==> v20: inputs <==
==> flow/design.v <==
module compare_and_exchange(
    input [31:0] i1,
    input [31:0] i2,
    input dir,
    input clk,
    input reset,
    input enable,
    output [31:0] o1,
    output  [31:0] o2
    );
    reg [31:0]r1;
    reg [31:0]r2;
   always @(posedge clk)
   begin
   if(reset==0)
   begin
           if(enable==1)
            begin
                 if(dir==1)
                     begin
                        if (i1<i2)
                            begin
                                 r1 <= i1;
                                 r2 <= i2;
                            end
                        else
                             begin
                                 r1 <= i2;
                                 r2 <= i1;
                             end
                       end
                 else if(dir==0)  
                     begin
                        if (i1>i2)
                            begin
                             r1 <= i1;
                             r2 <= i2;
                            end
                        else
                             begin
                                 r1 <= i2;
                                 r2 <= i1;
                              end
                      end
            end
    else if (reset==1)
    begin
    r1<=32'b0;
    r2<=32'b0;
    end
    end
    end
    assign o2=r2; 
  assign o1=r1;
endmodule
module BM4_CAE(
    input [31:0] i1,
    input [31:0] i2,
    input [31:0] i3,
    input [31:0] i4,
    input dir1,
    input dir2,
    input dir3,
    input clk,
    input reset,
    input enable,
    output [31:0] o1,
    output [31:0] o2,
    output [31:0] o3,
    output [31:0] o4
    );
    wire [31:0]r1,r2,r3,r4,r5,r6,r7,r8,r9,r10,r11,r12,r13,r14;
           compare_and_exchange cae1(i1[31:0],i2[31:0],dir1,clk,reset,enable,r1,r2);
           compare_and_exchange cae2(i3[31:0],i4[31:0],dir1,clk,reset,enable,r3,r4);
           compare_and_exchange cae3(r1[31:0],r4[31:0],dir2,clk,reset,enable,r5,r8);
           compare_and_exchange cae4(r2[31:0],r3[31:0],dir2,clk,reset,enable,r6,r7);
           compare_and_exchange cae5(r5[31:0],r6[31:0],dir3,clk,reset,enable,r11,r13);
           compare_and_exchange cae6(r7[31:0],r8[31:0],dir3,clk,reset,enable,r12,r14); 
           assign o1=r11;
           assign o2=r12;
           assign o3=r13;
           assign o4=r14;
    endmodule
module BM8_CAE(
        input [31:0] i1,
        input [31:0] i2,
        input [31:0] i3,
        input [31:0] i4,
        input [31:0] i5,
        input [31:0] i6,
        input [31:0] i7,
        input [31:0] i8,
        input dir1,
        input dir2,
        input dir3,
        input clk,
        input reset,
        input enable,
        output [31:0] o1,
        output [31:0] o2,
        output [31:0] o3,
        output [31:0] o4,
        output [31:0] o5,
        output [31:0] o6,
        output [31:0] o7,
        output [31:0] o8
        );
      wire [31:0] r1,r2 ,r3,r4,r5,r6,r7,r8,r9,r10,r11,r12,r13,r14,r15,r16,r17,r18,r19,r20,r21,r22,r23,r24;   
         compare_and_exchange cae1(i1[31:0],i8[31:0],dir1,clk,reset,enable,r1,r8);
         compare_and_exchange cae2(i2[31:0],i7[31:0],dir1,clk,reset,enable,r2,r7);
         compare_and_exchange cae3(i3[31:0],i6[31:0],dir1,clk,reset,enable,r3,r6);
         compare_and_exchange cae4(i4[31:0],i5[31:0],dir1,clk,reset,enable,r4,r5);
         compare_and_exchange cae6(r1[31:0],r2[31:0],dir2,clk,reset,enable,r9,r10); 
         compare_and_exchange cae7(r3[31:0],r4[31:0],dir2,clk,reset,enable,r11,r12); 
         compare_and_exchange cae8(r5[31:0],r6[31:0],dir2,clk,reset,enable,r13,r14);
         compare_and_exchange cae9(r7[31:0],r8[31:0],dir2,clk,reset,enable,r15,r16);
         compare_and_exchange cae10(r9[31:0],r11[31:0],dir3,clk,reset,enable,r17,r18); 
         compare_and_exchange cae11(r10[31:0],r12[31:0],dir3,clk,reset,enable,r19,r20);
         compare_and_exchange cae12(r13[31:0],r15[31:0],dir3,clk,reset,enable,r21,r22); 
         compare_and_exchange cae13(r14[31:0],r16[31:0],dir3,clk,reset,enable,r23,r24);  
        assign o1=r17;
        assign o2=r18;
        assign o3=r19;
        assign o4=r20;
        assign o5=r21;
        assign o6=r22;
        assign o7=r23;
        assign o8=r24;
      endmodule
module full_CAE(
input [31:0] i1,
input [31:0] i2,
input [31:0] i3,
input [31:0] i4,
input [31:0] i5,
input [31:0] i6,
input [31:0] i7,
input [31:0] i8,
input dir,
input clk,
input reset,
input enable,
output [31:0] o1,
output [31:0] o2,
output [31:0] o3,
output [31:0] o4,
output [31:0] o5,
output [31:0] o6,
output [31:0] o7,
output [31:0] o8
);
wire [31:0] r1,r2 ,r3,r4,r5,r6,r7,r8,r9,r10,r11,r12,r13,r14,r15,r16,r17,r18,r19,r20,r21,r22,r23,r24;
reg [6:1] dq;
always @(posedge clk)
begin
    if (reset==0 && enable==1)
        dq <= {dq[5:1], dir};
end
compare_and_exchange cae1(i1[31:0],i2[31:0],dir,clk,reset,enable,r1,r2);
compare_and_exchange cae2(i3[31:0],i4[31:0],dir,clk,reset,enable,r3,r4);
compare_and_exchange cae3(i5[31:0],i6[31:0],dir,clk,reset,enable,r5,r6);
compare_and_exchange cae4(i7[31:0],i8[31:0],dir,clk,reset,enable,r7,r8);
BM4_CAE a1(r1,r2,r3,r4,dq[1],dq[2],dq[3],clk,reset,enable,r9,r10,r11,r12);
BM4_CAE a2(r5,r6,r7,r8,dq[1],dq[2],dq[3],clk,reset,enable,r13,r14,r15,r16);
BM8_CAE a3(r9,r10,r11,r12,r13,r14,r15,r16,dq[4],dq[5],dq[6],clk,reset,enable,r17,r18,r19,r20,r21,r22,r23,r24);
assign o1=r17;
assign o2=r18;
assign o3=r19;
assign o4=r20;
assign o5=r21;
assign o6=r22;
assign o7=r23;
assign o8=r24;
endmodule
==> flow/run.sh <==
#!/bin/bash
# the make line also repeats each setting of config.mk as NAME=value (left out here)
make -C /OpenROAD-flow-scripts/flow DESIGN_CONFIG=/design/flow/config.mk WORK_HOME=/design/flow/orfs CLKGATE_MAP_FILE= finish
==> flow/config.mk <==
export PLATFORM = sky130hd
export DESIGN_NAME = full_CAE
export DESIGN_NICKNAME = full_CAE
export VERILOG_FILES = /design/flow/design.v
export SDC_FILE = /design/flow/constraint.sdc
export NUM_CORES = 4
export LEC_CHECK = 0
export CAP_MARGIN = 15
export CELL_PAD_IN_SITES_DETAIL_PLACEMENT = 1
export CELL_PAD_IN_SITES_GLOBAL_PLACEMENT = 3
export CORE_ASPECT_RATIO = 0.88
export CORE_MARGIN = 6
export CORE_UTILIZATION = 50
export CTS_CLUSTER_DIAMETER = 156
export CTS_CLUSTER_SIZE = 13
export GPL_ROUTABILITY_DRIVEN = 0
export MAX_ROUTING_LAYER = met5
export MIN_ROUTING_LAYER = met2
export PLACE_DENSITY = 0.56
export SETUP_SLACK_MARGIN = 0.74
export SLEW_MARGIN = 25
==> flow/constraint.sdc <==
create_clock -name core_clock -period 6.84 [get_ports {clk}]
set_input_delay 1.3680 -clock core_clock [delete_from_list [all_inputs] [get_ports {clk}]]
set_output_delay 1.3680 -clock core_clock [all_outputs]
set_load 0.01 [all_outputs]
==> inputs of v4, as changes to v20 <==
- CAP_MARGIN: 15 -> 20
- CELL_PAD_IN_SITES_DETAIL_PLACEMENT: 1 -> not set
- CELL_PAD_IN_SITES_GLOBAL_PLACEMENT: 3 -> not set
- CORE_ASPECT_RATIO: 0.88 -> not set
- CORE_MARGIN: 6 -> 2
- CORE_UTILIZATION: 50 -> 15
- CTS_CLUSTER_DIAMETER: 156 -> not set
- CTS_CLUSTER_SIZE: 13 -> not set
- GPL_ROUTABILITY_DRIVEN: 0 -> not set
- MAX_ROUTING_LAYER: met5 -> not set
- MIN_ROUTING_LAYER: met2 -> not set
- PLACE_DENSITY: 0.56 -> not set
- SETUP_SLACK_MARGIN: 0.74 -> not set
- SLEW_MARGIN: 25 -> 20
==> flow/constraint.sdc (replaced) <==
create_clock -name core_clock -period 4.02 [get_ports {clk}]
set_input_delay 0.8040 -clock core_clock [delete_from_list [all_inputs] [get_ports {clk}]]
set_output_delay 0.8040 -clock core_clock [all_outputs]
set_load 0.01 [all_outputs]
==> inputs of v34, as changes to v20 <==
- CAP_MARGIN: 15 -> 20
- CELL_PAD_IN_SITES_DETAIL_PLACEMENT: 1 -> not set
- CELL_PAD_IN_SITES_GLOBAL_PLACEMENT: 3 -> not set
- CORE_ASPECT_RATIO: 0.88 -> not set
- CORE_MARGIN: 6 -> 2
- CORE_UTILIZATION: 50 -> 45
- CTS_CLUSTER_DIAMETER: 156 -> not set
- CTS_CLUSTER_SIZE: 13 -> not set
- GPL_ROUTABILITY_DRIVEN: 0 -> not set
- MAX_ROUTING_LAYER: met5 -> not set
- MIN_ROUTING_LAYER: met2 -> not set
- PLACE_DENSITY: 0.56 -> not set
- SETUP_SLACK_MARGIN: 0.74 -> not set
- SLEW_MARGIN: 25 -> 20
==> flow/constraint.sdc (replaced) <==
create_clock -name core_clock -period 4.02 [get_ports {clk}]
set_input_delay 0.8040 -clock core_clock [delete_from_list [all_inputs] [get_ports {clk}]]
set_output_delay 0.8040 -clock core_clock [all_outputs]
set_load 0.01 [all_outputs]
==> inputs of v31, as changes to v20 <==
- CAP_MARGIN: 15 -> 20
- CELL_PAD_IN_SITES_DETAIL_PLACEMENT: 1 -> not set
- CELL_PAD_IN_SITES_GLOBAL_PLACEMENT: 3 -> not set
- CORE_ASPECT_RATIO: 0.88 -> not set
- CORE_MARGIN: 6 -> 2
- CORE_UTILIZATION: 50 -> 70
- CTS_CLUSTER_DIAMETER: 156 -> not set
- CTS_CLUSTER_SIZE: 13 -> 45
- GPL_ROUTABILITY_DRIVEN: 0 -> not set
- MAX_ROUTING_LAYER: met5 -> not set
- MIN_ROUTING_LAYER: met2 -> not set
- PLACE_DENSITY: 0.56 -> not set
- SETUP_SLACK_MARGIN: 0.74 -> 0.56
- SLEW_MARGIN: 25 -> 20
==> flow/constraint.sdc (replaced) <==
create_clock -name core_clock -period 3.75 [get_ports {clk}]
set_input_delay 0.7500 -clock core_clock [delete_from_list [all_inputs] [get_ports {clk}]]
set_output_delay 0.7500 -clock core_clock [all_outputs]
set_load 0.01 [all_outputs]
==> results <==
- v31 finished but fails on setup timing. v34 went through all stages and came out clean. v4 ran to the end with no violations. v20 ran to the end with no violations.
- The lowest final area belongs to v20, the highest to v31.
- Between v31 and v20, the lower worst hold slack is in v31 (gap 0.27 ns).
- Clock power is about the same in v31 and v4.
- First-iteration DRC count: v4 < v34 < v31 < v20.
- Non-clock buffer count: v31 > v4 > v34 > v20.
==> figures <==
|  | v34 | v20 | v4 | v31 |
|---|---|---|---|---|
| Status | no timing/DRC/antenna violations | no timing/DRC/antenna violations | no timing/DRC/antenna violations | finished with violations |
| Reasons for failing layout checks | - | - | - | setup timing |
| Power in the clock group | 17.7 mW | 8.28 mW | 18.7 mW | 18.5 mW |
| Global-route met3 utilization | 0.0287 | 0.587 | 0.0205 | 0.0554 |
| Final core occ | 0.531 | 0.565 | 0.189 | 0.909 |
| Clock network area share | 0.0533 | 0.0370 | 0.0525 | 0.0452 |
| Startpoint class of the critical path | input port | flip-flop | input port | flip-flop |
| Required time of the critical path | 4.60 ns | 7.39 ns | 4.65 ns | 4.34 ns |
| Wire length on met1 | 132,000 um | 0 um | 167,000 um | 118,000 um |
| Post-DP Area | 0.111 mm^2 | 0.108 mm^2 | 0.119 mm^2 | 0.110 mm^2 |
| CP arrival | 4.37 ns | 5.59 ns | 4.40 ns | 4.34 ns |
| Post-placement setup slack | -0.601 ns | 1.34 ns | -1.12 ns | -0.527 ns |
Power figures rest on the tool's default switching activity, not on a simulated workload.
